Setup of run 1:
==> flow/design.v <==
module cordic #(parameter WIDTH = 32, ITER = 16)(
    input clk,
    input rst,
    input start,
    input mode,  
    input signed [WIDTH-1:0] x_in,
    input signed [WIDTH-1:0] y_in,
    input signed [WIDTH-1:0] z_in,
    output reg signed [WIDTH-1:0] x_out,
    output reg signed [WIDTH-1:0] y_out,
    output reg signed [WIDTH-1:0] z_out,
    output reg done
);
    localparam signed [WIDTH-1:0] K = 32'sd19898;   
    localparam IDLE = 2'd0, PROCESS = 2'd1, DONE = 2'd2;
    reg signed [WIDTH-1:0] x, y, z;
    reg [4:0] i;
    reg [1:0] state;
    reg mode_r;  
    function signed [WIDTH-1:0] atan_table;
        input [3:0] idx;
        case (idx)
            4'd0:  atan_table = 32'sd25736;
            4'd1:  atan_table = 32'sd15192;
            4'd2:  atan_table = 32'sd8027;
            4'd3:  atan_table = 32'sd4074;
            4'd4:  atan_table = 32'sd2045;
            4'd5:  atan_table = 32'sd1023;
            4'd6:  atan_table = 32'sd511;
            4'd7:  atan_table = 32'sd256;
            4'd8:  atan_table = 32'sd128;
            4'd9:  atan_table = 32'sd64;
            4'd10: atan_table = 32'sd32;
            4'd11: atan_table = 32'sd16;
            4'd12: atan_table = 32'sd8;
            4'd13: atan_table = 32'sd4;
            4'd14: atan_table = 32'sd2;
            default: atan_table = 32'sd1;
        endcase
    endfunction
    always @(posedge clk or posedge rst) begin
        if (rst) begin
            state <= IDLE;
            done <= 0;
            x <= 0; y <= 0; z <= 0;
            x_out <= 0; y_out <= 0; z_out <= 0;
            i <= 0;
            mode_r <= 0;
        end 
        else begin
            case (state)
                IDLE: begin
                    done <= 0;
                    if (start) begin
                        x <= mode ? x_in : K;
                        y <= mode ? y_in : 0;
                        z <= mode ? 0 : z_in;
                        mode_r <= mode;
                        i <= 0;
                        state <= PROCESS;
                    end
                end
                PROCESS: begin
                    if (i < ITER) begin
                        if ((mode_r == 0 && z >= 0) || (mode_r == 1 && y < 0)) begin
                            x <= x - (y >>> i);
                            y <= y + (x >>> i);
                            z <= z - atan_table(i[3:0]);
                        end 
                        else begin
                            x <= x + (y >>> i);
                            y <= y - (x >>> i);
                            z <= z + atan_table(i[3:0]);
                        end
                        i <= i + 1;
                    end 
                    else begin
                        x_out <= x;
                        y_out <= y;
                        z_out <= z;
                        done <= 1;
                        state <= DONE;
                    end
                end
                DONE: begin
                    done <= 0;      
                    state <= IDLE;   
                end
            endcase
        end
    end
endmodule
==> flow/config.mk <==
export PLATFORM = sky130hd
export DESIGN_NAME = cordic
export DESIGN_NICKNAME = cordic
export VERILOG_FILES = /design/flow/design.v
export SDC_FILE = /design/flow/constraint.sdc
export NUM_CORES = 4
export LEC_CHECK = 0
export CAP_MARGIN = 20
export CORE_MARGIN = 2
export CORE_UTILIZATION = 66
export SLEW_MARGIN = 20
==> flow/constraint.sdc <==
create_clock -name core_clock -period 6.68 [get_ports {clk}]
set_input_delay 1.3360 -clock core_clock [delete_from_list [all_inputs] [get_ports {clk}]]
set_output_delay 1.3360 -clock core_clock [all_outputs]
set_load 0.01 [all_outputs]
run.sh (not shown) runs the stock make flow with config.mk's settings and CLKGATE_MAP_FILE=.
Inputs modified between run 1 and run 2:
Settings: putting SETUP_SLACK_MARGIN at -0.46 where nothing was set; putting TNS_END_PERCENT at 5 where nothing was set; swapping 6.68 for 5.85 in the clock period (ns, I/O delays scaled along).
## What came out
- What the final checks of run 2 revealed, after a flow that finished every stage, was a layout that fails on setup timing.
- Measured slew at the worst slew-check pin (run 2 over run 1): decrease, 6.1 ps
- Diff run 1 -> run 2: area growth from synthesis to final layout higher; total detailed-routing wirelength climbed 3.5 mm; number of violations reported at the end of detailed-routing iteration 0 has increased; count of cells along the worst register-to-register path has remained practically unchanged.
- Comparing run 1 and run 2, the lower hold slack is on run 1.
- When run 2 is set beside run 1, its number of standard cells in the final layout excluding fillers turns out to be about 6% larger.
- Looking at wire length of the first global-routing pass, run 2 sits about 4% above run 1.
[inputs] run 3 vs run 2
Settings: an added ABC_AREA of 1; an added HOLD_SLACK_MARGIN of -0.1; an added PLACE_DENSITY of 0.35; a deleted TNS_END_PERCENT that had been 5; a change of CAP_MARGIN from 20 to 25; an added MAX_ROUTING_LAYER of met5; an added CELL_PAD_IN_SITES_DETAIL_PLACEMENT of 0; a change of SETUP_SLACK_MARGIN from -0.46 to 1.44; a change of CORE_UTILIZATION from 66 to 72; a change of the clock period (ns, I/O delays scaled along) from 5.85 to 4.8.
Findings:
- For run 3, the flow was terminated by a tool error in 5_1_grt and produced no final design.
- Number of rows created at floorplan ended up 2 lower on run 3 than on run 2.
- Diff run 2 -> run 3: synthesis area per yosys now larger, total cells reported by yosys after synthesis up about 40%.
- Looking at die size across run 3 and run 2, the one that comes out higher is run 2.
- [run 3 vs run 2] horizontal die size: lower in run 3
- Comparing run 3 and run 2, the higher initial core utilization is on run 3.
- The higher distinct cell type count after synthesis came out of run 2.
- Taking run 2 as the reference, in run 3 post-placement worst setup slack went up 270 ps; y dimension of the die fell by about 3.5%; proportion of synthesized area in mux cells now smaller.
Input-level comparison between run 4 and run 3:
Settings: ABC_AREA removed (was 1); PLACE_DENSITY removed (was 0.35); HOLD_SLACK_MARGIN removed (was -0.1); CORE_UTILIZATION changed from 72 to 63; SETUP_SLACK_MARGIN changed from 1.44 to 0.56; the clock period (ns, I/O delays scaled along) changed from 4.8 to 7.1.
Results
Run 4 has completed all stages; timing, DRC and antenna checks passed.
[compare] base=run 3 new=run 4: pre-placement core utilization now smaller, area after synthesis -about 1.5%, floorplan die width saw an increase, synthesized area per cell increased about 40%, post-synthesis cell type count now sits higher.
The largest family of logic cells by area comes out AND-OR/OR-AND gates in one run and simple AND/OR/NAND/NOR gates in the other, namely in run 4 and run 3 respectively.
Diff run 3 -> run 4: portion of the post-synthesis area used by sequential elements went up; synthesized-area fraction occupied by ao, oa, aoi and oai cells went up.
